==> quartz: inputs <==
// Benes_8p
module Benes_8p (input wire [2:0] mp0, mp1, mp2, mp3, mp4, mp5, mp6, mp7,
    input clk,
    output reg [19:0] state
);
make LEC_CHECK=0 ABC_AREA=0 CAP_MARGIN=30 CORE_MARGIN=10 CORE_UTILIZATION=47 CTS_CLUSTER_DIAMETER=378 CTS_CLUSTER_SIZE=34 GPL_TIMING_DRIVEN=1 HOLD_SLACK_MARGIN=0.06 MAX_ROUTING_LAYER=met5 MIN_ROUTING_LAYER=met1 PLACE_DENSITY_LB_ADDON=0.07 SETUP_SLACK_MARGIN=0.38 SLEW_MARGIN=20 TNS_END_PERCENT=20 finish   # period 1.5 ns
run.sh (not shown) runs the stock make flow with config.mk's settings and CLKGATE_MAP_FILE=.
==> fjord (differences from quartz) <==
- ABC_AREA: 0 -> unset
- CAP_MARGIN: 30 -> 20
- CORE_MARGIN: 10 -> 2
- CORE_UTILIZATION: 47 -> 40
- CTS_CLUSTER_DIAMETER: 378 -> unset
- CTS_CLUSTER_SIZE: 34 -> unset
- GPL_TIMING_DRIVEN: 1 -> unset
- HOLD_SLACK_MARGIN: 0.06 -> unset
- MAX_ROUTING_LAYER: met5 -> unset
- MIN_ROUTING_LAYER: met1 -> unset
- PLACE_DENSITY_LB_ADDON: 0.07 -> unset
- SETUP_SLACK_MARGIN: 0.38 -> unset
- TNS_END_PERCENT: 20 -> unset
==> flow/constraint.sdc (replaced) <==
create_clock -name core_clock -period 2.33 [get_ports {clk}]
set_input_delay 0.4660 -clock core_clock [delete_from_list [all_inputs] [get_ports {clk}]]
set_output_delay 0.4660 -clock core_clock [all_outputs]
set_load 0.01 [all_outputs]
==> amber (differences from quartz) <==
- ABC_AREA: 0 -> unset
- CAP_MARGIN: 30 -> 20
- CORE_MARGIN: 10 -> 2
- CORE_UTILIZATION: 47 -> 70
- CTS_CLUSTER_DIAMETER: 378 -> unset
- CTS_CLUSTER_SIZE: 34 -> 33
- GPL_TIMING_DRIVEN: 1 -> unset
- HOLD_SLACK_MARGIN: 0.06 -> 0.26
- MAX_ROUTING_LAYER: met5 -> unset
- MIN_ROUTING_LAYER: met1 -> unset
- PLACE_DENSITY_LB_ADDON: 0.07 -> unset
- SETUP_SLACK_MARGIN: 0.38 -> -0.16
- TNS_END_PERCENT: 20 -> unset
==> flow/constraint.sdc (replaced) <==
create_clock -name core_clock -period 1.72 [get_ports {clk}]
set_input_delay 0.3440 -clock core_clock [delete_from_list [all_inputs] [get_ports {clk}]]
set_output_delay 0.3440 -clock core_clock [all_outputs]
set_load 0.01 [all_outputs]
==> comparison table <==
| quantity | quartz | fjord | amber |
|---|---|---|---|
| Delay of the slowest cell on the worst path | 0.39 ns | 0.46 ns | - |
| Fin util | 64.4% | 46.8% | - |
| Crit Path Max Fanout | 2 | 5 | - |
| FILL cells | 1887 | 2591 | - |
| Area delta synth->final | 33.5% | 14.6% | - |
| Accumulated negative setup slack | -4.75 ns | 0 ns | - |
| Outcome | complete, but fails checks | complete, no violations | aborted with a tool error |
| Failing step | - | - | global routing |
| Violated checks | negative setup slack | - | - |
| Worst hold slack | 0.0852 ns | 0.320 ns | - |
| Dominant kind of cell by area | multi-input combinational cells | registers | - |
| Critical register-to-register path endpoint | CO[4] | CO[4] | - |
| Number of failing setup endpoints in the final timing report | 21 | 0 | - |
| Pwr Total | 0.0202 W | 0.0133 W | - |
| Critical Path Sink Type | flop | flop | - |
| Met3 WL | 1270 um | 1370 um | - |
| Worst-skew pair later-pin latency | 0.49 ns | 0.53 ns | - |
| Arrival time reported for the critical path endpoint | 2.27 ns | 2.58 ns | - |
| Die Footprint | 0.0300 mm^2 | 0.0289 mm^2 | 0.0168 mm^2 |
| Detailed route wirelength on metal2 | 14100 um | 11700 um | - |
| Worst Slack Setup Final | -0.371 ns | 0.185 ns | - |

========
==> v10: inputs <==
Benes_8p again, from the RTL that the note above started with.
export LEC_CHECK = 0
export ABC_AREA = 1
export CAP_MARGIN = 20
export CORE_ASPECT_RATIO = 1.39
export CORE_MARGIN = 2
export CORE_UTILIZATION = 72
export CTS_CLUSTER_DIAMETER = 164
export CTS_CLUSTER_SIZE = 46
export MAX_ROUTING_LAYER = met4
export PLACE_DENSITY_LB_ADDON = 0.19
export SETUP_SLACK_MARGIN = 0.38
export SLEW_MARGIN = 20
create_clock -name core_clock -period 1.17 [get_ports {clk}]
==> inputs of v8, as changes to v10 <==
--- a/flow/config.mk
+++ b/flow/config.mk
@@ -9,10 +9,8 @@
 export CAP_MARGIN = 20
-export CORE_ASPECT_RATIO = 1.39
 export CORE_MARGIN = 2
 export CORE_UTILIZATION = 72
-export CTS_CLUSTER_DIAMETER = 164
-export CTS_CLUSTER_SIZE = 46
+export CTS_CLUSTER_DIAMETER = 203
+export CTS_CLUSTER_SIZE = 34
 export MAX_ROUTING_LAYER = met4
-export PLACE_DENSITY_LB_ADDON = 0.19
-export SETUP_SLACK_MARGIN = 0.38
+export PLACE_DENSITY_LB_ADDON = 0.25
 export SLEW_MARGIN = 20
==> flow/constraint.sdc (replaced) <==
create_clock -name core_clock -period 1.5 [get_ports {clk}]
set_input_delay 0.3000 -clock core_clock [delete_from_list [all_inputs] [get_ports {clk}]]
set_output_delay 0.3000 -clock core_clock [all_outputs]
set_load 0.01 [all_outputs]
==> inputs of v16, as changes to v10 <==
==> flow/config.mk (replaced) <==
export PLATFORM = sky130hd
export DESIGN_NAME = Benes_8p
export DESIGN_NICKNAME = Benes_8p
export VERILOG_FILES = /design/flow/design.v
export SDC_FILE = /design/flow/constraint.sdc
export NUM_CORES = 4
export LEC_CHECK = 0
export CAP_MARGIN = 20
export CELL_PAD_IN_SITES_DETAIL_PLACEMENT = 1
export CORE_MARGIN = 2
export CORE_UTILIZATION = 46
export CTS_CLUSTER_DIAMETER = 50
export CTS_CLUSTER_SIZE = 15
export GPL_ROUTABILITY_DRIVEN = 1
export GPL_TIMING_DRIVEN = 1
export MAX_ROUTING_LAYER = met4
export SLEW_MARGIN = 20
export TNS_END_PERCENT = 60
==> flow/constraint.sdc (replaced) <==
create_clock -name core_clock -period 1.58 [get_ports {clk}]
set_input_delay 0.3160 -clock core_clock [delete_from_list [all_inputs] [get_ports {clk}]]
set_output_delay 0.3160 -clock core_clock [all_outputs]
set_load 0.01 [all_outputs]
==> inputs of v6, as changes to v10 <==
==> flow/config.mk (replaced) <==
export PLATFORM = sky130hd
export DESIGN_NAME = Benes_8p
export DESIGN_NICKNAME = Benes_8p
export VERILOG_FILES = /design/flow/design.v
export SDC_FILE = /design/flow/constraint.sdc
export NUM_CORES = 4
export LEC_CHECK = 0
export CAP_MARGIN = 20
export CORE_MARGIN = 2
export CORE_UTILIZATION = 40
export CTS_CLUSTER_SIZE = 81
export HOLD_SLACK_MARGIN = 0.08
export PLACE_DENSITY_LB_ADDON = 0.04
export SLEW_MARGIN = 25
==> flow/constraint.sdc (replaced) <==
create_clock -name core_clock -period 1.96 [get_ports {clk}]
set_input_delay 0.3920 -clock core_clock [delete_from_list [all_inputs] [get_ports {clk}]]
set_output_delay 0.3920 -clock core_clock [all_outputs]
set_load 0.01 [all_outputs]
==> results <==
Between v16 and v6, the lower maximum frequency is in v16 (gap 14%, measured against v6). Of v6 and v16, v6 has the higher critical path depth (gap 1). Design area: v16 is higher than v6 (about 12%). Of v6 and v16, v6 has the higher count of clock-buffer cells in the layout (gap 4). v10 did not get past clock tree synthesis (4_1_cts). v8 ended with an error in global routing (5_1_grt). v16 completed, yet does not pass: setup timing. v6 produced a clean layout. In v8 the synthesized area is lower than in v16, by about 4%. In flip-flop count, v16 and v6 do not differ. In v16 the clock skew is lower than in v6, by 4.4 ps. Against v16, the routed wire length of v6 is lower by about 34%.

========
==> v35 <==
Starting RTL as in the previous note.
==> flow/config.mk <==
export PLATFORM = sky130hd
export DESIGN_NAME = Benes_8p
export DESIGN_NICKNAME = Benes_8p
export VERILOG_FILES = /design/flow/design.v
export SDC_FILE = /design/flow/constraint.sdc
export NUM_CORES = 4
export LEC_CHECK = 0
export ABC_AREA = 1
export CAP_MARGIN = 20
export CORE_ASPECT_RATIO = 1.43
export CORE_MARGIN = 2
export CORE_UTILIZATION = 72
export CTS_CLUSTER_DIAMETER = 392
export CTS_CLUSTER_SIZE = 96
export PLACE_DENSITY = 0.4
export SETUP_SLACK_MARGIN = 0.2
export SLEW_MARGIN = 20
export TNS_END_PERCENT = 10
==> flow/constraint.sdc <==
create_clock -name core_clock -period 0.681 [get_ports {clk}]
set_input_delay 0.1362 -clock core_clock [delete_from_list [all_inputs] [get_ports {clk}]]
set_output_delay 0.1362 -clock core_clock [all_outputs]
set_load 0.01 [all_outputs]
==> v14: changes against v35 <==
Settings changed: ABC_AREA 1 to 0, CORE_ASPECT_RATIO 1.43 to default, CTS_CLUSTER_DIAMETER 392 to 378, CTS_CLUSTER_SIZE 96 to 34, MAX_ROUTING_LAYER from default to met4, PLACE_DENSITY 0.4 to default, PLACE_DENSITY_LB_ADDON from default to 0.25, SETUP_SLACK_MARGIN 0.2 to default, TNS_END_PERCENT 10 to default.
==> flow/constraint.sdc (replaced) <==
create_clock -name core_clock -period 1.92 [get_ports {clk}]
set_input_delay 0.3840 -clock core_clock [delete_from_list [all_inputs] [get_ports {clk}]]
set_output_delay 0.3840 -clock core_clock [all_outputs]
set_load 0.01 [all_outputs]
==> results.txt <==
Implementation progress

The cell-mix breakdown from Yosys lists the adder-cell area share as 0.0125. The final worst setup slack stands at -0.108 ns. Per the post-synthesis report, the number of cells in the design is 1127.

The vertical die dimension reported for this design is 128 microns. The share of synthesized cell area in and-or and or-and compound cells stands at 0.157. The report lists the violated layout checks as setup timing. The final report lists the setup-violating endpoint count as 7. The net count of the mapped netlist stands at 1163. The number of cells in Yosys stat stands at 1127. Per the post-place timing report, worst setup slack is -0.0793 ns. The flow ran to the end, but the layout failed its checks.
The numbers above come from v14.

==> results.txt <==
Results of the flow run.

The flow did not finish. It got as far as 4_1_cts and failed there. The first error in the log reads "[ERROR DPL-0038] Utilization greater than 100%, impossible to legalize".

The placement report lists the number of port buffers as 43. The synthesized instance count stands at 1337. The floorplan step set the die height to 149 microns. The floorplan step records an initial core utilization of 0.729. For this run, the number of Yosys warnings is 29.

The final weighted congestion recorded by global placement is 1.19. The synth_stat.txt file lists the number of cells as 1337. The setup slack after placement stands at -1.23 ns. The total number of placement rows stands at 53. The share of synthesized cell area in and-or and or-and compound cells stands at 0.111. In this run, the synthesized area fraction spent on adder and majority cells is recorded as 0.0130.

The number of nets in the synthesized netlist is 1373. The post-placement cell area stands at 13400 sq um.
The numbers above come from v35.


========
==> job 200 <==
Starting RTL as in the previous note.
Settings: LEC_CHECK=0, CAP_MARGIN=20, CORE_ASPECT_RATIO=1.43, CORE_MARGIN=2, CORE_UTILIZATION=72, CTS_CLUSTER_DIAMETER=392, CTS_CLUSTER_SIZE=96, SETUP_SLACK_MARGIN=0.15, SLEW_MARGIN=20, TNS_END_PERCENT=10; clock period 0.727 ns.
==> job 1767: changes against job 200 <==
CORE_ASPECT_RATIO = unset   (was 1.43)
CORE_UTILIZATION = 40   (was 72)
CTS_CLUSTER_DIAMETER = unset   (was 392)
CTS_CLUSTER_SIZE = 81   (was 96)
SETUP_SLACK_MARGIN = 0.09   (was 0.15)
SLEW_MARGIN = 0   (was 20)
TNS_END_PERCENT = unset   (was 10)
==> flow/constraint.sdc (replaced) <==
create_clock -name core_clock -period 2.5 [get_ports {clk}]
set_input_delay 0.5000 -clock core_clock [delete_from_list [all_inputs] [get_ports {clk}]]
set_output_delay 0.5000 -clock core_clock [all_outputs]
set_load 0.01 [all_outputs]
==> comparison <==
Job 1767 produced a clean layout. Job 200 ended with an error in clock tree synthesis (4_1_cts), error DPL-0033.
Synthesized area is the same in job 1767 and job 200.
In synthesized cell count, job 1767 and job 200 do not differ.
Die area: job 200 is smaller than job 1767 (about 43%).

========
==> run a: inputs <==
Benes_8p again, from the RTL that the note above started with.
==> flow/design.v (excerpt) <==
module Benes_8p (input wire [2:0] mp0, mp1, mp2, mp3, mp4, mp5, mp6, mp7,
    input clk,
    output reg [19:0] state
);
clock: 1.37 ns
lec_check: 0
abc_area: 0
cap_margin: 20
core_margin: 2
core_utilization: 72
cts_cluster_diameter: 378
cts_cluster_size: 34
max_routing_layer: met4
place_density_lb_addon: 0.25
setup_slack_margin: 0.41
slew_margin: 20
==> run b: changes against run a <==
--- a/flow/config.mk
+++ b/flow/config.mk
@@ -9,9 +9,9 @@
 export CAP_MARGIN = 20
 export CORE_MARGIN = 2
-export CORE_UTILIZATION = 72
-export CTS_CLUSTER_DIAMETER = 378
+export CORE_UTILIZATION = 71
+export CTS_CLUSTER_DIAMETER = 27
 export CTS_CLUSTER_SIZE = 34
 export MAX_ROUTING_LAYER = met4
 export PLACE_DENSITY_LB_ADDON = 0.25
-export SETUP_SLACK_MARGIN = 0.41
+export SETUP_SLACK_MARGIN = -0.09
 export SLEW_MARGIN = 20
==> flow/constraint.sdc (replaced) <==
create_clock -name core_clock -period 2.0 [get_ports {clk}]
set_input_delay 0.4000 -clock core_clock [delete_from_list [all_inputs] [get_ports {clk}]]
set_output_delay 0.4000 -clock core_clock [all_outputs]
set_load 0.01 [all_outputs]
==> run c: changes against run a <==
==> flow/config.mk (replaced) <==
export PLATFORM = sky130hd
export DESIGN_NAME = Benes_8p
export DESIGN_NICKNAME = Benes_8p
export VERILOG_FILES = /design/flow/design.v
export SDC_FILE = /design/flow/constraint.sdc
export NUM_CORES = 4
export LEC_CHECK = 0
export CAP_MARGIN = 20
export CORE_MARGIN = 2
export CORE_UTILIZATION = 17
export SLEW_MARGIN = 20
==> flow/constraint.sdc (replaced) <==
create_clock -name core_clock -period 2.33 [get_ports {clk}]
set_input_delay 0.4660 -clock core_clock [delete_from_list [all_inputs] [get_ports {clk}]]
set_output_delay 0.4660 -clock core_clock [all_outputs]
set_load 0.01 [all_outputs]
==> run d: changes against run a <==
==> flow/config.mk (replaced) <==
export PLATFORM = sky130hd
export DESIGN_NAME = Benes_8p
export DESIGN_NICKNAME = Benes_8p
export VERILOG_FILES = /design/flow/design.v
export SDC_FILE = /design/flow/constraint.sdc
export NUM_CORES = 4
export LEC_CHECK = 0
export CAP_MARGIN = 20
export CORE_MARGIN = 2
export CORE_UTILIZATION = 72
export CTS_CLUSTER_DIAMETER = 28
export CTS_CLUSTER_SIZE = 31
export PLACE_DENSITY = 0.37
export SETUP_SLACK_MARGIN = 0.51
export SLEW_MARGIN = 20
==> flow/constraint.sdc (replaced) <==
create_clock -name core_clock -period 2.11 [get_ports {clk}]
set_input_delay 0.4220 -clock core_clock [delete_from_list [all_inputs] [get_ports {clk}]]
set_output_delay 0.4220 -clock core_clock [all_outputs]
set_load 0.01 [all_outputs]
==> comparison <==
Of run c and run b, run c has the higher setup slack (gap 250 ps). Of run b and run c, run b has the higher non-clock buffer count (gap 48). In area after synthesis, run c and run d do not differ. Between run b and run c, the lower critical path depth is in run b (gap 1). Against run c, the die area of run b is lower by about 75%. Of run b and run c, run b has the higher final area (gap 3.3%, measured against run c). Between run b and run c, the lower clock skew is in run c (gap 22 ps). Run d aborted during global routing (5_1_grt). Run c completed with no timing, DRC or antenna violations. Run b finished with setup timing left. Run a ended with an error in clock tree synthesis (4_1_cts). Of run b and run c, run b has the higher core utilization (gap 70 points).
==> figures <==
|  | run b | run d | run c | run a |
|---|---|---|---|---|
| Outcome | finished with violations | aborted with a tool error | finished clean | aborted with a tool error |
| Stage where the flow stopped | - | global routing (5_1_grt) | - | clock tree synthesis (4_1_cts) |
| Reasons for failing layout checks | setup timing | - | - | - |
| Count of buffers not belonging to the clock network in the layout | 111 | - | 63 | - |
| Crit path from | P_NEXT_3[0] | - | MP_5[0][1] | - |
| Register Area | 5600 µm² | - | 5590 µm² | - |
| Total count of hold-check failures in the final report | 0 | - | 0 | - |
| Final setup skew | 34.2 ps | - | 12.6 ps | - |
| Init Core Util | 0.725 | 0.731 | 0.171 | 0.731 |
| Leak pwr | 5.67 nW | - | 5.03 nW | - |
| Flip-flops | 279 | - | 279 | - |
| Diodes inserted | 0 | - | 0 | - |
| Clkbuf count | 53 | - | 39 | - |
| Sum of routed wire segments on met1 | 12400 µm | - | 12400 µm | - |
| Row count | 45 | 45 | 93 | 45 |
| Stages on the worst setup path | 7 | - | 8 | - |
| Maximum net fanout on the critical path | 10 | - | 5 | - |
| Delay of the slowest cell on the worst path | 410 ps | - | 480 ps | - |
| Via density per instance | 7.23 | - | 4.20 | - |
| Relative max-transition margin | 0.500 | - | 0.612 | - |
No activity file was given, so power comes from the tool's default toggle rates.
